// Top
module Top(clk, rst, Trig, Echo, distance, sel);
input clk, rst, Echo;
output Trig;
output [6:0] distance;
output [3:0] sel;
wire [19:0] dis;
wire [1:0] state;
wire clk_1k;
counter_1000 u3(.clk(clk), .rst(rst), .clkout(clk_1k), .statechange(state));
TrigSignal u1(.clk_1m(clk), .rst(rst), .trig(Trig));
PosCounter u2(.clk_1m(clk), .rst(rst), .echo(Echo), .dis_count(dis));
Showdigit u4(.in(dis),.LED_activating_counter(state),.out1(distance[6:0]),.out2(sel[3:0]));
endmodule  
For scale: roughly 90 flip-flops, ~15 I/O pins.
make LEC_CHECK=0 ABC_AREA=1 CAP_MARGIN=35 CORE_MARGIN=2 CORE_UTILIZATION=72 CTS_CLUSTER_DIAMETER=243 CTS_CLUSTER_SIZE=13 PLACE_DENSITY_LB_ADDON=0.24 SLEW_MARGIN=20 finish   # period 163.0 ns
run.sh (not shown) runs the stock make flow with config.mk's settings and CLKGATE_MAP_FILE=.
Rerun with:
Settings changed: CAP_MARGIN 35 to 10, CORE_ASPECT_RATIO from default to 1.82, CTS_CLUSTER_DIAMETER 243 to 272, CTS_CLUSTER_SIZE 13 to 15, GPL_ROUTABILITY_DRIVEN from default to 0, GPL_TIMING_DRIVEN from default to 1, HOLD_SLACK_MARGIN from default to 0.3, MAX_ROUTING_LAYER from default to met5, SLEW_MARGIN 20 to 40.
Cell area is about the same.
Non-clock buffer count came out higher by 1.
Worst hold slack gets better by 0.0075 ns.
Via count came out higher by a few percent.
Rerun with:
Settings changed: CAP_MARGIN 10 to 35, CORE_ASPECT_RATIO 1.82 to default, CTS_CLUSTER_DIAMETER 272 to default, CTS_CLUSTER_SIZE 15 to 13, GPL_ROUTABILITY_DRIVEN 0 to default, GPL_TIMING_DRIVEN 1 to default, HOLD_SLACK_MARGIN 0.3 to 0.29, MAX_ROUTING_LAYER met5 to default, PLACE_DENSITY_LB_ADDON 0.24 to 0.28, SLEW_MARGIN 40 to 20.
Result: The changed run finished with timing, DRC and antenna clean; setup slack gets worse by 0.15 ns; utilization goes up by 0.14 points.
Rerun with:
Settings changed: CAP_MARGIN 35 to 10, CORE_ASPECT_RATIO from default to 0.85, CTS_CLUSTER_DIAMETER from default to 272, CTS_CLUSTER_SIZE 13 to 15, GPL_ROUTABILITY_DRIVEN from default to 0, GPL_TIMING_DRIVEN from default to 1, HOLD_SLACK_MARGIN 0.29 to 0.3, MAX_ROUTING_LAYER from default to met5, PLACE_DENSITY_LB_ADDON 0.28 to 0.24, SLEW_MARGIN 20 to 35.
Effect:
- wire length goes up by 4.8%
- design area barely changes
- setup slack loses 1.1 ns
- die area is about the same
- clock skew goes down by 0.0063 ns
- global-route usage goes up by 1.8 points
Rerun with:
Settings changed: CAP_MARGIN 10 to 35, CORE_ASPECT_RATIO 0.85 to default, CTS_CLUSTER_DIAMETER 272 to 322, CTS_CLUSTER_SIZE 15 to 13, GPL_ROUTABILITY_DRIVEN 0 to default, GPL_TIMING_DRIVEN 1 to default, HOLD_SLACK_MARGIN 0.3 to 0.29, MAX_ROUTING_LAYER met5 to default, SLEW_MARGIN 35 to 5.
Die size is about the same.
Count of clock-buffer cells in the layout drops by 2.

---

Top again, from the RTL that the note above started with.
Settings: LEC_CHECK=0, ABC_AREA=1, CAP_MARGIN=35, CORE_MARGIN=2, CORE_UTILIZATION=72, CTS_CLUSTER_SIZE=13, PLACE_DENSITY_LB_ADDON=0.28, SLEW_MARGIN=20; clock period 163.0 ns.
Edit:
--- a/flow/config.mk
+++ b/flow/config.mk
@@ -9 +9 @@
-export CAP_MARGIN = 35
+export CAP_MARGIN = 40
@@ -12,0 +13 @@
+export HOLD_SLACK_MARGIN = 0.29
What happened: The new run ran to the end with no violations. Area after synthesis does not change. Setup slack gets better by 0.84 ns. Cell area barely changes. Maximum frequency grows by about 0.8%. Non-clock buffer count climbs by 2.
Edit:
--- a/flow/config.mk
+++ b/flow/config.mk
@@ -9 +9 @@
-export CAP_MARGIN = 40
+export CAP_MARGIN = 35
@@ -11,0 +12 @@
+export CTS_CLUSTER_DIAMETER = 325
@@ -14,2 +15,2 @@
-export PLACE_DENSITY_LB_ADDON = 0.28
-export SLEW_MARGIN = 20
+export PLACE_DENSITY_LB_ADDON = 0.24
+export SLEW_MARGIN = 5
Worst hold slack gets worse by 0.0054 ns.
Global-route usage decreases by 0.65 points.
Cell count stays flat.
Sequential share of layout area is about the same.
Edit:
--- a/flow/config.mk
+++ b/flow/config.mk
@@ -9 +9 @@
-export CAP_MARGIN = 35
+export CAP_MARGIN = 20
@@ -12 +11,0 @@
-export CTS_CLUSTER_DIAMETER = 325
@@ -14,3 +13,2 @@
-export HOLD_SLACK_MARGIN = 0.29
-export PLACE_DENSITY_LB_ADDON = 0.24
-export SLEW_MARGIN = 5
+export PLACE_DENSITY_LB_ADDON = 0.23
+export SLEW_MARGIN = 20
After rerunning: Routed wire length rose by 0.96%. Area after synthesis is unchanged. Utilization stays flat. Via count stays flat. Cell area hardly moves. Non-clock buffer count goes down by 1.
